==> violet <==
// buck_v1_0
module buck_v1_0 #(
  parameter model_data_width = 25,
  parameter model_decimal_width = 16
)(
  input aclk, 
  input resetn, 
  input clock_enable,
  input pwm, 
  input signed [model_data_width-1:0] input_voltage,
  input signed [model_data_width-1:0] period_inductor,
  input signed [model_data_width-1:0] period_capacitor,
  input signed [model_data_width-1:0] inverse_resistor,
  output reg signed [model_data_width-1:0] inductor_current,
  output signed [model_data_width-1:0] capacitor_current,
  output signed [model_data_width-1:0] output_current,
  output reg signed [model_data_width-1:0] output_voltage  
);
export LEC_CHECK = 0
export ABC_AREA = 1
export CAP_MARGIN = 0
export CELL_PAD_IN_SITES_GLOBAL_PLACEMENT = 1
export CORE_ASPECT_RATIO = 1.99
export CORE_MARGIN = 2
export CORE_UTILIZATION = 54
export CTS_CLUSTER_DIAMETER = 108
export GPL_ROUTABILITY_DRIVEN = 0
export MIN_ROUTING_LAYER = met1
export PLACE_DENSITY_LB_ADDON = 0.16
export SLEW_MARGIN = 20
export TNS_END_PERCENT = 95
create_clock -name core_clock -period 19.4 [get_ports {aclk}]
run.sh (not shown) runs the stock make flow with config.mk's settings and CLKGATE_MAP_FILE=.
==> inputs of yarrow, as changes to violet <==
Settings changed: ABC_AREA 1 to 0, CELL_PAD_IN_SITES_GLOBAL_PLACEMENT 1 to 0, CORE_ASPECT_RATIO 1.99 to default, CORE_UTILIZATION 54 to 71, CTS_CLUSTER_DIAMETER 108 to default, CTS_CLUSTER_SIZE from default to 45, GPL_ROUTABILITY_DRIVEN 0 to 1, MAX_ROUTING_LAYER from default to met4, PLACE_DENSITY from default to 0.6, PLACE_DENSITY_LB_ADDON 0.16 to default.
==> flow/constraint.sdc (replaced) <==
create_clock -name core_clock -period 14.2 [get_ports {aclk}]
set_input_delay 2.8400 -clock core_clock [delete_from_list [all_inputs] [get_ports {aclk}]]
set_output_delay 2.8400 -clock core_clock [all_outputs]
set_load 0.01 [all_outputs]
==> inputs of lagoon, as changes to violet <==
Settings changed: ABC_AREA 1 to default, CAP_MARGIN 0 to 20, CELL_PAD_IN_SITES_GLOBAL_PLACEMENT 1 to default, CORE_ASPECT_RATIO 1.99 to default, CORE_UTILIZATION 54 to 11, CTS_CLUSTER_DIAMETER 108 to default, GPL_ROUTABILITY_DRIVEN 0 to default, MIN_ROUTING_LAYER met1 to default, PLACE_DENSITY_LB_ADDON 0.16 to default, TNS_END_PERCENT 95 to default.
==> flow/constraint.sdc (replaced) <==
create_clock -name core_clock -period 42.3 [get_ports {aclk}]
set_input_delay 8.4600 -clock core_clock [delete_from_list [all_inputs] [get_ports {aclk}]]
set_output_delay 8.4600 -clock core_clock [all_outputs]
set_load 0.01 [all_outputs]
==> inputs of indigo, as changes to violet <==
Settings changed: CORE_ASPECT_RATIO 1.99 to 0.5, CTS_CLUSTER_DIAMETER 108 to 253.
==> node_exporter_impl.prom <==
# HELP chip_impl_metric Implementation results
# TYPE chip_impl_metric gauge
chip_impl_metric{name="synthSimpleGateAreaFrac",unit=""} 0.1688
chip_impl_metric{name="synthesized_area_per_cell",unit="um^2"} 7.765
chip_impl_metric{name="die_x",unit="um"} 253.1
chip_impl_metric{name="setup.reg_to_reg.worst_slack",unit="ns"} 2.94
chip_impl_info{name="status",value="timing/DRC/antenna clean"} 1
chip_impl_metric{name="cp_slowest_stage_delay",unit="ns"} 0.66
chip_impl_metric{name="wl_met3",unit="mm"} 17.06
chip_impl_metric{name="clock_tree_area_fraction",unit=""} 0.002016
chip_impl_info{name="whs_endpoint",value="inductor_current[0]$_SDFFE_PN0P_"} 1
chip_impl_metric{name="worstMarginPinSlew",unit="ns"} 1.203
chip_impl_metric{name="mappedNetlistNets",unit=""} 10830
chip_impl_metric{name="total_global_route_track_usage",unit=""} 0.3967
chip_impl_metric{name="taps",unit=""} 1555
chip_impl_metric{name="final_period_minus_worst_setup_slack",unit="ns"} 19.06
chip_impl_metric{name="global_route.usage.met1",unit=""} 0.3890
chip_impl_metric{name="grt_max_degree",unit=""} 71
chip_impl_metric{name="finalCritPeriodShare",unit=""} 0.9823
-- figures above: violet

==> node_exporter_impl.prom <==
# HELP chip_impl_metric Implementation results
# TYPE chip_impl_metric gauge
chip_impl_metric{name="grt_max_degree",unit=""} 51
chip_impl_metric{name="finalCritPeriodShare",unit=""} 1.356
chip_impl_metric{name="setup_viol_count_final",unit=""} 29
chip_impl_info{name="so_faults",value="setup timing"} 1
chip_impl_metric{name="taps",unit=""} 1176
chip_impl_metric{name="setup.reg_to_reg.worst_slack",unit="ns"} -3.06
chip_impl_metric{name="cp_slowest_stage_delay",unit="ns"} 0.57
chip_impl_metric{name="clock_tree_area_fraction",unit=""} 0.002317
chip_impl_metric{name="wl_met3",unit="mm"} 21.11
chip_impl_metric{name="mappedNetlistNets",unit=""} 9456
chip_impl_metric{name="synthSimpleGateAreaFrac",unit=""} 0.1636
chip_impl_metric{name="worstMarginPinSlew",unit="ns"} 1.277
chip_impl_metric{name="finalWorstSetupSlack",unit="ns"} -5.054
chip_impl_metric{name="final_period_minus_worst_setup_slack",unit="ns"} 19.25
chip_impl_info{name="whs_endpoint",value="inductor_current[0]$_SDFFE_PN0P_"} 1
chip_impl_metric{name="synthesized_area_per_cell",unit="um^2"} 8.881
chip_impl_info{name="status",value="failed layout checks"} 1
-- figures above: yarrow

==> node_exporter_impl.prom <==
# HELP chip_impl_metric Implementation results
# TYPE chip_impl_metric gauge
chip_impl_info{name="status",value="timing/DRC/antenna clean"} 1
chip_impl_metric{name="global_route.usage.met1",unit=""} 0.4853
chip_impl_metric{name="die_x",unit="um"} 500.9
chip_impl_metric{name="setup.reg_to_reg.worst_slack",unit="ns"} 3.58
chip_impl_metric{name="cp_slowest_stage_delay",unit="ns"} 0.60
chip_impl_metric{name="worstMarginPinSlew",unit="ns"} 1.240
chip_impl_metric{name="mappedNetlistNets",unit=""} 10830
chip_impl_metric{name="synthesized_area_per_cell",unit="um^2"} 7.765
chip_impl_info{name="whs_endpoint",value="inductor_current[20]$_SDFFE_PN0P_"} 1
chip_impl_metric{name="final_period_minus_worst_setup_slack",unit="ns"} 18.75
chip_impl_metric{name="wl_met3",unit="mm"} 20.26
chip_impl_metric{name="clock_tree_area_fraction",unit=""} 0.001976
chip_impl_metric{name="grt_max_degree",unit=""} 71
chip_impl_metric{name="finalCritPeriodShare",unit=""} 0.9664
-- figures above: indigo

==> node_exporter_impl.prom <==
# HELP chip_impl_metric Implementation results
# TYPE chip_impl_metric gauge
chip_impl_info{name="status",value="timing/DRC/antenna clean"} 1
chip_impl_metric{name="worstMarginPinSlew",unit="ns"} 1.074
chip_impl_metric{name="n_antenna_cell",unit=""} 22
chip_impl_metric{name="global_route.usage.met1",unit=""} 0.09535
chip_impl_metric{name="cp_slowest_stage_delay",unit="ns"} 0.92
chip_impl_metric{name="synthesized_area_per_cell",unit="um^2"} 8.881
chip_impl_info{name="netlist.top_cell.by_area",value="fa_1"} 1
chip_impl_metric{name="layout.non_clock_buffers",unit=""} 335
chip_impl_metric{name="final_period_minus_worst_setup_slack",unit="ns"} 28.17
chip_impl_metric{name="taps",unit=""} 7755
chip_impl_metric{name="ff_latch_area",unit="um^2"} 1003
chip_impl_metric{name="die_x",unit="um"} 766.9
chip_impl_metric{name="total_global_route_track_usage",unit=""} 0.07657
chip_impl_metric{name="clock_tree_area_fraction",unit=""} 0.001993
chip_impl_metric{name="setup.reg_to_reg.worst_slack",unit="ns"} 23.40
chip_impl_info{name="whs_endpoint",value="output_voltage[23]$_SDFFE_PN0P_"} 1
chip_impl_metric{name="wl_met3",unit="mm"} 24.13
chip_impl_metric{name="finalCritPeriodShare",unit=""} 0.6661
-- figures above: lagoon

